==> inputs of run a <==
==> flow/design.v <==
`timescale 1ns / 1ps
module clockDivider(input clk, rst, output reg clk_out, output tick);
reg [31:0] count; 
parameter n = 20;
always @ (posedge(clk), posedge(rst)) begin 
if (rst == 1'b1)
count <= 32'b0;
else if (count == n-1)
count <= 32'b0;
else
count <= count + 1;
end
always @ (posedge(clk), posedge(rst)) begin
if (rst == 1'b1)
clk_out <= 1'b0;
else if (count == n-1)
  clk_out <= ~clk_out;
else
 clk_out <= clk_out;
end
assign tick = (count == n-1) & ~clk_out;
endmodule
`timescale 1ns / 1ps
module refreshCounter(
input clk,
input rst,
input en,
output reg[1:0] refreshcounter
    );
    always@(posedge clk, posedge rst)
    if (rst)
    refreshcounter <= 2'd0;
    else if (en)
    refreshcounter <= refreshcounter +1; 
endmodule
`timescale 1ns / 1ps
module anodeControl(
input [1:0] refreshcounter,
output reg [3:0] anode
    );
    always @(refreshcounter)
    begin 
    case(refreshcounter)
    2'b00:
      anode= 4'b1110;
    2'b01:
      anode= 4'b1101;
    2'b10:
      anode= 4'b1011;
    2'b11:
      anode= 4'b0111;
      endcase
      end
endmodule
`timescale 1ns / 1ps
module increment(
input clk,
input rst,
input en,
input button,
output reg [3:0]in 
    );
        reg push_f;
       reg push_sync;
       reg push_sync_f;
       wire push_edge;
       always@(posedge clk, posedge rst) begin
       if (rst) begin
           push_f <= 1'b0;
           push_sync <= 1'b0;
       end else if (en) begin
           push_f <= button;
           push_sync <= push_f;    
       end
       end
       always @(posedge clk, posedge rst) begin
       if (rst) begin
           push_sync_f <= 1'b0;
       end else if (en) begin
           push_sync_f <= push_sync;
           end
       end
       assign push_edge = push_sync & ~push_sync_f;
       always @(posedge clk, posedge rst)
       begin
       if(rst)begin
       in<=0;
       end
       else if (en && push_edge)
       begin
          if (in!=9)
          in<=in+1;
          else
          in<=0;
          end
      end
endmodule
module operations(
input clk,
input en,
input [4:0] operation,
input reset,
input [3:0] dig1, dig2, dig3, dig4,
output reg [13:0] result,
output reg  negative_sign,
output reg dot
    );
    reg [7:0] num1, num2;
    always @(posedge clk) begin
      if (en) begin
        if (reset == 1) begin
            num1 <= 0;
            num2 <= 0;
        end
        else begin
            num1 <= (dig1 * 10) + dig2;
            num2 <= (dig3 * 10) + dig4;
        end
      end
    end
    always @(posedge (clk))
     begin
      if (en) begin
        if (reset == 1) begin
            result <= 16'b0;
             negative_sign <= 0;
             dot<=0;
        end
        else if (operation[0] == 1) begin     
            result <= num1 + num2;
             negative_sign <= 0;
             dot<=1;
        end
        else if (operation[1] == 1) begin     
          if (num1==num2) begin
                      result <= 0;
                      negative_sign <= 0;
                      dot<=1;
                  end
            if (num1>num2) begin
                result <= num1 - num2;
                negative_sign <= 0;
                dot<=1;
            end
            if (num2>num1) begin
                result <= num2 - num1;
                negative_sign <=  1;
                dot<=1;
            end
        end
        else if (operation[2] == 1) begin     
            result <= num1 * num2;
             negative_sign <= 0;
             dot<=1;
        end
        else if (operation[3] == 1) begin     
            result <= (num2 == 0) ? 14'd0 : num1 / num2;
             negative_sign <= 0;
            dot<=1;
        end
         else if (operation[4] == 1) begin     
                   result<= (num1 *100) + num2;
                    negative_sign <= 0;
                   dot<=0;
               end
        else
        begin
        result<= (num1 *100) + num2;
        negative_sign <= 0;
        dot<=0;
        end
      end
   end
endmodule
`timescale 1ns / 1ps
module seperate_results(input clk,
input en,
input [13:0] result,
output reg [3:0] final1, final2, final3, final4
    );
    always @(posedge clk) begin
        if (en) begin
        final1<= (result)%10;
        final2<= (result/10)%10;
        final3<= (result/100)%10;
        final4<= (result/1000)%10;
        end
    end
endmodule
module seven_seg(
input clk,
input rst,
input en,
input [3:0] in,
input dot,
output reg [7:0] out
    );
    always @(posedge(clk)) begin
                  if (en) begin
                    case(in)
                        4'b0000:             
                        out[6:0] <= 7'b0000001;    
                        4'b0001:             
                         out[6:0] <= 7'b1001111;
                        4'b0010:             
                         out[6:0] <= 7'b0010010; 
                        4'b0011:             
                         out[6:0] <= 7'b0000110;
                        4'b0100:             
                         out[6:0] <= 7'b1001100;
                        4'b0101:             
                         out[6:0] <= 7'b0100100;
                        4'b0110:             
                         out[6:0] <= 7'b0100000;
                        4'b0111:             
                         out[6:0] <= 7'b0001111;
                        4'b1000:             
                         out[6:0] <= 7'b0000000;
                        4'b1001:             
                         out[6:0] <= 7'b0000100;
                        4'b1010: 
                         out[6:0] <= 7'b1111110;                        
                        default:
                         out[6:0] <= out[6:0];
                    endcase 
                    out[7] <= dot;
                  end
    end
endmodule
`timescale 1ns / 1ps
module BCDcontrol(
input [7:0] digit1,
input [7:0] digit2,
input [7:0] digit3,
input [7:0] digit4,
input [1:0] refreshcounter,
output reg [7:0] outDigit
    );
    always @(*)
        begin 
        case(refreshcounter)
        2'd0:
          outDigit= digit1;
        2'd1:
          outDigit= digit2;
        2'd2:
          outDigit= digit3;
        2'd3:
          outDigit= digit4;
          endcase
          end
endmodule
module topmodule( input clk,
input rst,
output [3:0] anode,
output [7:0] cathode,
input B1, B2, B3, B4,
input [4:0] operation);
wire refreshclock;
wire refreshtick;
wire [1:0] refreshcounter;
wire [3:0] digit1;
wire [3:0] digit2;
wire [3:0] digit3;
wire [3:0] digit4;
wire [7:0] digit1disp;
wire [7:0] digit2disp;
wire [7:0] digit3disp;
wire [7:0] digit4disp;
wire dot;
wire [3:0] final1, final2, final3, final4; 
wire [13:0] result;     
wire negative_sign;                
clockDivider refreshclockGenerator( .clk(clk),.clk_out(refreshclock),.tick(refreshtick),.rst(rst));
refreshCounter counter(.clk(clk),.rst(rst),.en(refreshtick),.refreshcounter(refreshcounter));
anodeControl anodeControl(.refreshcounter(refreshcounter),.anode(anode));
increment case1(.clk(clk), .en(refreshtick), .rst(rst),.button(B1),.in(digit1));
increment case2(.clk(clk), .en(refreshtick), .rst(rst),.button(B2),.in(digit2));
increment case3(.clk(clk), .en(refreshtick), .rst(rst),.button(B3),.in(digit3));
increment case4(.clk(clk), .en(refreshtick), .rst(rst),.button(B4),.in(digit4));
operations operate(.clk(clk), .en(refreshtick),.operation(operation), .reset(rst), .dig1(digit1), .dig2(digit2), .dig3(digit3),.dig4(digit4), .result(result), .negative_sign(negative_sign),.dot(dot));
seperate_results seperate(.clk(clk), .en(refreshtick), .result(result), .final1(final1), .final2(final2), .final3(final3), .final4(final4));
seven_seg display1(.clk(clk), .en(refreshtick),.in(final1),.dot(1'b1),.rst(rst),.out(digit1disp));
seven_seg display2(.clk(clk), .en(refreshtick),.in(final2),.dot(1'b1),.rst(rst),.out(digit2disp));
seven_seg display3(.clk(clk), .en(refreshtick),.in(final3),.dot(dot),.rst(rst),.out(digit3disp));
seven_seg display4(.clk(clk), .en(refreshtick),.in((negative_sign) ? 4'b1010 : final4),.dot(1'b1),.rst(rst),.out(digit4disp)); 
BCDcontrol control(.digit1(digit1disp), .digit2(digit2disp),.digit3(digit3disp), .digit4(digit4disp),.refreshcounter(refreshcounter),.outDigit(cathode));
endmodule
==> flow/run.sh <==
#!/bin/bash
# the make line also repeats each setting of config.mk as NAME=value (left out here)
make -C /OpenROAD-flow-scripts/flow DESIGN_CONFIG=/design/flow/config.mk WORK_HOME=/design/flow/orfs CLKGATE_MAP_FILE= finish
==> flow/config.mk <==
export PLATFORM = sky130hd
export DESIGN_NAME = topmodule
export DESIGN_NICKNAME = topmodule
export VERILOG_FILES = /design/flow/design.v
export SDC_FILE = /design/flow/constraint.sdc
export NUM_CORES = 4
export LEC_CHECK = 0
export CAP_MARGIN = 40
export CORE_ASPECT_RATIO = 0.84
export CORE_MARGIN = 2
export CORE_UTILIZATION = 72
export CTS_CLUSTER_DIAMETER = 357
export CTS_CLUSTER_SIZE = 25
export PLACE_DENSITY_LB_ADDON = 0.01
export SETUP_SLACK_MARGIN = -1.28
export SLEW_MARGIN = 20
export TNS_END_PERCENT = 5
==> flow/constraint.sdc <==
create_clock -name core_clock -period 13.0 [get_ports {clk}]
set_input_delay 2.6000 -clock core_clock [delete_from_list [all_inputs] [get_ports {clk}]]
set_output_delay 2.6000 -clock core_clock [all_outputs]
set_load 0.01 [all_outputs]
==> run b (differences from run a) <==
Settings changed: CAP_MARGIN 40 to 20, CORE_ASPECT_RATIO 0.84 to unset, CORE_UTILIZATION 72 to 40, CTS_CLUSTER_DIAMETER 357 to unset, CTS_CLUSTER_SIZE 25 to unset, PLACE_DENSITY_LB_ADDON 0.01 to unset, SETUP_SLACK_MARGIN -1.28 to unset, TNS_END_PERCENT 5 to unset.
==> flow/constraint.sdc (replaced) <==
create_clock -name core_clock -period 32.0 [get_ports {clk}]
set_input_delay 6.4000 -clock core_clock [delete_from_list [all_inputs] [get_ports {clk}]]
set_output_delay 6.4000 -clock core_clock [all_outputs]
set_load 0.01 [all_outputs]
==> run c (differences from run a) <==
Settings changed: ABC_AREA set to 1, CAP_MARGIN 40 to 20, CORE_ASPECT_RATIO 0.84 to unset, CTS_CLUSTER_DIAMETER 357 to unset, CTS_CLUSTER_SIZE 25 to 10, PLACE_DENSITY_LB_ADDON 0.01 to 0.13, SETUP_SLACK_MARGIN -1.28 to unset, TNS_END_PERCENT 5 to unset.
==> flow/constraint.sdc (replaced) <==
create_clock -name core_clock -period 13.6 [get_ports {clk}]
set_input_delay 2.7200 -clock core_clock [delete_from_list [all_inputs] [get_ports {clk}]]
set_output_delay 2.7200 -clock core_clock [all_outputs]
set_load 0.01 [all_outputs]
==> comparison <==
Run a ran to the end with violations: setup timing. Run b passed the timing, design-rule and antenna checks. Run c died in 5_1_grt, error GRT-0232. Of run b and run a, run a has the higher maximum frequency (gap about 14%, measured against run a). Between run b and run a, the lower wire length is in run b (gap 14%, measured against run a). Register-to-register slack: run b is better than run a (15000 ps). Against run a, the total power of run b is smaller by 60%. Between run a and run b, the lower first-iteration DRC count is in run b (gap about 80%, measured against run b). Against run a, the clock power of run b is smaller by about 60%.
Power is estimated from default activity; no workload was simulated.
